==> cedar: inputs <==
## battleship
module battleship(
input wire clk,
input wire rst,  
input wire ARDUINO_A0,    
input wire ARDUINO_A1,    
input wire ARDUINO_A2,    
input wire ARDUINO_A3,    
output reg ARDUINO_IO0,   
output reg ARDUINO_IO1,   
output reg ARDUINO_IO2,   
output reg ARDUINO_IO6,   
output reg ARDUINO_IO7,   
output reg ARDUINO_IO8,   
output reg ARDUINO_IO9,   
output reg ARDUINO_IO10,  
output reg ARDUINO_IO11,  
output reg ARDUINO_A4,  
output reg ARDUINO_A5,  
output reg PMOD1_D0_P,  
output reg PMOD1_D0_N,  
output reg PMOD1_D1_P,  
output reg PMOD1_D1_N,  
output reg PMOD1_D2_P,  
output reg PMOD1_D2_N,  
output reg PMOD2_D0_P,  
output reg PMOD2_D0_N,  
output reg PMOD2_D1_P,  
output reg PMOD2_D2_P,  
output reg PMOD2_D2_N,  
output reg PMOD2_D3_P,  
output reg ARDUINO_IO3,   
output reg ARDUINO_IO4,   
output reg ARDUINO_IO5    
);
clock: 2.49 ns
lec_check: 0
abc_area: 1
cap_margin: 20
core_margin: 2
core_utilization: 72
cts_cluster_diameter: 63
cts_cluster_size: 45
max_routing_layer: met4
min_routing_layer: met1
place_density: 0.37
setup_slack_margin: -0.18
slew_margin: 20
tns_end_percent: 40
run.sh (not shown) runs the stock make flow with config.mk's settings and CLKGATE_MAP_FILE=.
==> xenon: changes against cedar <==
==> flow/config.mk (replaced) <==
export PLATFORM = sky130hd
export DESIGN_NAME = battleship
export DESIGN_NICKNAME = battleship
export VERILOG_FILES = /design/flow/design.v
export SDC_FILE = /design/flow/constraint.sdc
export NUM_CORES = 4
export LEC_CHECK = 0
export ABC_AREA = 1
export CAP_MARGIN = 20
export CORE_MARGIN = 2
export CORE_UTILIZATION = 64
export SLEW_MARGIN = 20
==> flow/constraint.sdc (replaced) <==
create_clock -name core_clock -period 2.91 [get_ports {clk}]
set_input_delay 0.5820 -clock core_clock [delete_from_list [all_inputs] [get_ports {clk}]]
set_output_delay 0.5820 -clock core_clock [all_outputs]
set_load 0.01 [all_outputs]
==> comparison <==
cedar finished but fails on negative setup slack. xenon ran to the end with violations: negative setup slack.
Sequential cell count is the same in xenon and cedar.
Against xenon, the clock skew of cedar is higher by 0.0037 ns.
Against cedar, the sequential power of xenon is smaller by about 14%.
Of xenon and cedar, xenon has the higher fmax (gap about 5%, measured against cedar).
In xenon the wire length is smaller than in cedar, by 18%.
Total power: cedar is higher than xenon (about 14%).
Against cedar, the final area of xenon is smaller by about 3%.
Against cedar, the via count of xenon is smaller by about 13%.
==> figures <==
quantity	xenon	cedar
Result of the run	complete, but fails checks	complete, but fails checks
Reasons for failing layout checks	negative setup slack	negative setup slack
Highest-delay cell along the critical path	sky130_fd_sc_hd__fa_1	sky130_fd_sc_hd__fa_2
Number of well-tap cells placed	216	180
Power consumed by the clock network	2400 uW	2610 uW
Worst setup skew after layout	0.00928 ns	0.0130 ns
Reg-to-reg setup timing slack	-0.02 ns	-0.59 ns
Clock transition time at the flip-flop clock pins of the worst setup and hold paths	0.07 ns	0.08 ns
Final #Nets	1627	1674
Final setup slack of the worst path	-0.0230 ns	-0.586 ns
Met1 GRT Util	36.4%	45.9%
Worst Setup EP	playerTwoSHIPSBoard[1][0]	turnOnFirstBoard[1]
Antenna violations before repair	0	1
Data buffer area share	5.94%	8.68%
Launch point of the worst hold path	gameLogicState[5]	rst
Cell type with the highest occurrence count on the critical path	sky130_fd_sc_hd__nor2_1	sky130_fd_sc_hd__nand2_1
Insertion delay of the later-clocked pin in the worst-skew pair	0.44 ns	0.45 ns
P_sw	1180 uW	1480 uW
Logic share of the area	46.4%	45.8%

* * *

==> inputs of 03-22 <==
battleship again, from the RTL that the note above started with.
Settings: LEC_CHECK=0, ABC_AREA=1, CAP_MARGIN=20, CORE_ASPECT_RATIO=1.53, CORE_MARGIN=2, CORE_UTILIZATION=72, CTS_CLUSTER_DIAMETER=393, CTS_CLUSTER_SIZE=98, PLACE_DENSITY_LB_ADDON=0.01, SLEW_MARGIN=20, TNS_END_PERCENT=5; clock period 2.53 ns.
==> 12-25: changes against 03-22 <==
- CORE_ASPECT_RATIO: 1.53 -> not set
- CTS_CLUSTER_DIAMETER: 393 -> not set
- CTS_CLUSTER_SIZE: 98 -> not set
- PLACE_DENSITY_LB_ADDON: 0.01 -> not set
- TNS_END_PERCENT: 5 -> not set
==> flow/constraint.sdc (replaced) <==
create_clock -name core_clock -period 4.21 [get_ports {clk}]
set_input_delay 0.8420 -clock core_clock [delete_from_list [all_inputs] [get_ports {clk}]]
set_output_delay 0.8420 -clock core_clock [all_outputs]
set_load 0.01 [all_outputs]
==> 07-07: changes against 03-22 <==
- CORE_ASPECT_RATIO: 1.53 -> not set
- CTS_CLUSTER_DIAMETER: 393 -> not set
- CTS_CLUSTER_SIZE: 98 -> not set
- HOLD_SLACK_MARGIN: not set -> -0.1
- PLACE_DENSITY: not set -> 0.91
- PLACE_DENSITY_LB_ADDON: 0.01 -> not set
- SETUP_SLACK_MARGIN: not set -> 0.71
==> flow/constraint.sdc (replaced) <==
create_clock -name core_clock -period 2.44 [get_ports {clk}]
set_input_delay 0.4880 -clock core_clock [delete_from_list [all_inputs] [get_ports {clk}]]
set_output_delay 0.4880 -clock core_clock [all_outputs]
set_load 0.01 [all_outputs]
==> 04-08: changes against 03-22 <==
- CORE_ASPECT_RATIO: 1.53 -> not set
- CTS_CLUSTER_DIAMETER: 393 -> not set
- CTS_CLUSTER_SIZE: 98 -> not set
- HOLD_SLACK_MARGIN: not set -> -0.1
- PLACE_DENSITY_LB_ADDON: 0.01 -> 0.04
- TNS_END_PERCENT: 5 -> not set
==> flow/constraint.sdc (replaced) <==
create_clock -name core_clock -period 3.0 [get_ports {clk}]
set_input_delay 0.6000 -clock core_clock [delete_from_list [all_inputs] [get_ports {clk}]]
set_output_delay 0.6000 -clock core_clock [all_outputs]
set_load 0.01 [all_outputs]
==> results.txt <==
Stop Error: [ERROR GRT-0232] Routing congestion too high. Check the congestion heatmap in the GUI.
Failed at: global routing
Status: aborted with a tool error
Core area: 14000 µm²
Setup Fix Bufs, Post-CTS: 3
Source of the figures above: 07-07

==> results.txt <==
Synth top cells by count: nand2_1, inv_1, nor2_1
Setup Fix Bufs, Post-CTS: 0
Status: no timing/DRC/antenna violations
Clock Power Share: 0.467
Die H: 124 µm
Number of non-clock buffers in the layout: 38
Source of the figures above: 12-25

==> results.txt <==
Setup Fix Bufs, Post-CTS: 0
Final setup viols: 11
Core area: 14000 µm²
Failed Checks: negative setup slack
Status: finished with violations
Final worst slack: -0.109 ns
Hold depth: 2
Source of the figures above: 04-08

==> results.txt <==
Status: finished with violations
Failed Checks: negative setup slack
Final worst slack: -0.802 ns
Final setup viols: 68
Core area: 14200 µm²
Source of the figures above: 03-22


* * *

==> inputs of trial 82 <==
battleship again, from the RTL that the note above started with.
Settings: LEC_CHECK=0, CAP_MARGIN=20, CORE_ASPECT_RATIO=0.5, CORE_MARGIN=2, CORE_UTILIZATION=71, CTS_CLUSTER_DIAMETER=329, CTS_CLUSTER_SIZE=98, PLACE_DENSITY=0.42, SLEW_MARGIN=20; clock period 5.0 ns.
==> inputs of trial 31, as changes to trial 82 <==
==> flow/config.mk (replaced) <==
export PLATFORM = sky130hd
export DESIGN_NAME = battleship
export DESIGN_NICKNAME = battleship
export VERILOG_FILES = /design/flow/design.v
export SDC_FILE = /design/flow/constraint.sdc
export NUM_CORES = 4
export LEC_CHECK = 0
export ABC_AREA = 1
export CAP_MARGIN = 20
export CORE_MARGIN = 2
export CORE_UTILIZATION = 45
export SLEW_MARGIN = 20
==> flow/constraint.sdc (replaced) <==
create_clock -name core_clock -period 1.76 [get_ports {clk}]
set_input_delay 0.3520 -clock core_clock [delete_from_list [all_inputs] [get_ports {clk}]]
set_output_delay 0.3520 -clock core_clock [all_outputs]
set_load 0.01 [all_outputs]
==> summary of the runs <==
Trial 31 completed, yet does not pass: negative setup slack. Trial 82 completed without violations.
Between trial 82 and trial 31, the lower fmax is in trial 82 (gap about 30%, measured against trial 31).
Sequential power: trial 82 is lower than trial 31 (about 65%).
In count of clock-buffer cells in the layout, trial 82 and trial 31 do not differ.
Of trial 31 and trial 82, trial 82 has the higher first-iteration DRC count (gap 28%, measured against trial 82).
Between trial 82 and trial 31, the lower hold slack is in trial 31 (gap 29 ps).
==> figures <==
item                                                      trial 82                    trial 31
Aggregate global-route resource usage                        0.312                       0.263
Clock network fraction of design power                       0.442                       0.433
Number of setup buffers added after CTS                          0                          70
Initial DRC Count                                              901                         651
Final instance area                                    10600 sq um                 16700 sq um
CP Buf/Inv Count                                                 1                           2
Sw Share                                                     0.231                       0.248
Result of the run                 no timing/DRC/antenna violations  complete, but fails checks
Reasons for failing layout checks                                -        negative setup slack
Non-clock inverter instance count of the final layout           41                         253
Final Core Density                                           0.789                       0.736
Via Count                                                     8474                       11352
Seq power                                                  1.54 mW                     4.42 mW

* * *

==> wip/umber <==
battleship again, from the RTL that the note above started with.
clock: 2.93 ns
lec_check: 0
cap_margin: 20
cell_pad_in_sites_detail_placement: 1
core_margin: 2
core_utilization: 27
cts_cluster_diameter: 207
cts_cluster_size: 65
gpl_routability_driven: 1
hold_slack_margin: 0.08
place_density_lb_addon: 0.26
setup_slack_margin: 0.87
slew_margin: 20
==> inputs of wip/juniper, as changes to wip/umber <==
==> flow/config.mk (replaced) <==
export PLATFORM = sky130hd
export DESIGN_NAME = battleship
export DESIGN_NICKNAME = battleship
export VERILOG_FILES = /design/flow/design.v
export SDC_FILE = /design/flow/constraint.sdc
export NUM_CORES = 4
export LEC_CHECK = 0
export CAP_MARGIN = 20
export CORE_ASPECT_RATIO = 1.86
export CORE_MARGIN = 2
export CORE_UTILIZATION = 65
export SLEW_MARGIN = 40
==> flow/constraint.sdc (replaced) <==
create_clock -name core_clock -period 5.0 [get_ports {clk}]
set_input_delay 1.0000 -clock core_clock [delete_from_list [all_inputs] [get_ports {clk}]]
set_output_delay 1.0000 -clock core_clock [all_outputs]
set_load 0.01 [all_outputs]
==> inputs of wip/maple, as changes to wip/umber <==
==> flow/config.mk (replaced) <==
export PLATFORM = sky130hd
export DESIGN_NAME = battleship
export DESIGN_NICKNAME = battleship
export VERILOG_FILES = /design/flow/design.v
export SDC_FILE = /design/flow/constraint.sdc
export NUM_CORES = 4
export LEC_CHECK = 0
export CAP_MARGIN = 20
export CORE_ASPECT_RATIO = 0.5
export CORE_MARGIN = 2
export CORE_UTILIZATION = 40
export CTS_CLUSTER_DIAMETER = 329
export CTS_CLUSTER_SIZE = 98
export SLEW_MARGIN = 20
==> flow/constraint.sdc (replaced) <==
create_clock -name core_clock -period 5.0 [get_ports {clk}]
set_input_delay 1.0000 -clock core_clock [delete_from_list [all_inputs] [get_ports {clk}]]
set_output_delay 1.0000 -clock core_clock [all_outputs]
set_load 0.01 [all_outputs]
==> notes <==
wip/umber ran to the end with violations: negative setup slack. wip/juniper finished with timing, DRC and antenna clean. wip/maple completed with no timing, DRC or antenna violations. In wip/juniper the worst hold slack is better than in wip/umber, by 0.028 ns. The lowest sequential share of layout area belongs to wip/umber, the highest to wip/juniper. Via count: wip/maple < wip/juniper < wip/umber. Die size: wip/umber is larger than wip/juniper (about 130%). Combinational power: wip/umber > wip/juniper > wip/maple. The highest setup slack belongs to wip/juniper, the lowest to wip/umber. In flip-flop count, wip/maple and wip/juniper do not differ. In routed wire length, wip/juniper and wip/maple hardly differ. Maximum frequency, lowest first: wip/maple, wip/juniper, wip/umber. Register-to-register slack: wip/umber < wip/maple < wip/juniper.
==> figures <==
Run status: wip/maple no timing/DRC/antenna violations; wip/umber failed layout checks; wip/juniper no timing/DRC/antenna violations
Violated checks: wip/maple -; wip/umber negative setup slack; wip/juniper -
Final GP Congestion: wip/maple 0.857; wip/umber 0.808; wip/juniper 0.917
Worst r2r dst: wip/maple gameLogicState[3]; wip/umber playerTwoSHIPSBoard[1][0]; wip/juniper gameLogicState[3]
Critical R2R Launch: wip/maple inputRow[2]; wip/umber inputCol[1]; wip/juniper inputRow[2]
Critical path origin: wip/maple inputRow[2]; wip/umber inputCol[1]; wip/juniper inputRow[2]
Total of plain and repair buffers excluding clock buffers: wip/maple 40; wip/umber 216; wip/juniper 41
Hold Crit Depth: wip/maple 1; wip/umber 1; wip/juniper 2
Data required time of the worst path: wip/maple 5.35 ns; wip/umber 3.26 ns; wip/juniper 5.33 ns
Clock buffers: wip/maple 21; wip/umber 17; wip/juniper 20
Clock skew after layout: wip/maple 0.0105 ns; wip/umber 0.0121 ns; wip/juniper 0.0149 ns
Hold Path Origin: wip/maple playerTwoSHIPSBoard[1][1]; wip/umber customCounter[0]; wip/juniper playerOneSHIPSBoard[8][1]
Switching share of power: wip/maple 23.0%; wip/umber 24.4%; wip/juniper 23.0%
Reported net switching power: wip/maple 667 uW; wip/umber 1280 uW; wip/juniper 691 uW
# diodes: wip/maple 3; wip/umber 0; wip/juniper 0
Setup repair after global routing missed its margin: wip/maple no; wip/umber yes; wip/juniper no
Sequential power: wip/maple 1540 uW; wip/umber 2630 uW; wip/juniper 1540 uW
Post-DP HPWL: wip/maple 16.7 mm; wip/umber 19.7 mm; wip/juniper 16.9 mm
Final area over synthesized area: wip/maple 1.118x; wip/umber 1.467x; wip/juniper 1.109x
Ratio of routed vias to standard cells: wip/maple 5.47; wip/umber 5.02; wip/juniper 6.10
Critical path buffer and inverter count: wip/maple 1; wip/umber 2; wip/juniper 1
Buffer share of cell area: wip/maple 3.46%; wip/umber 15.6%; wip/juniper 3.56%
Power figures rest on the tool's default switching activity, not on a simulated workload.
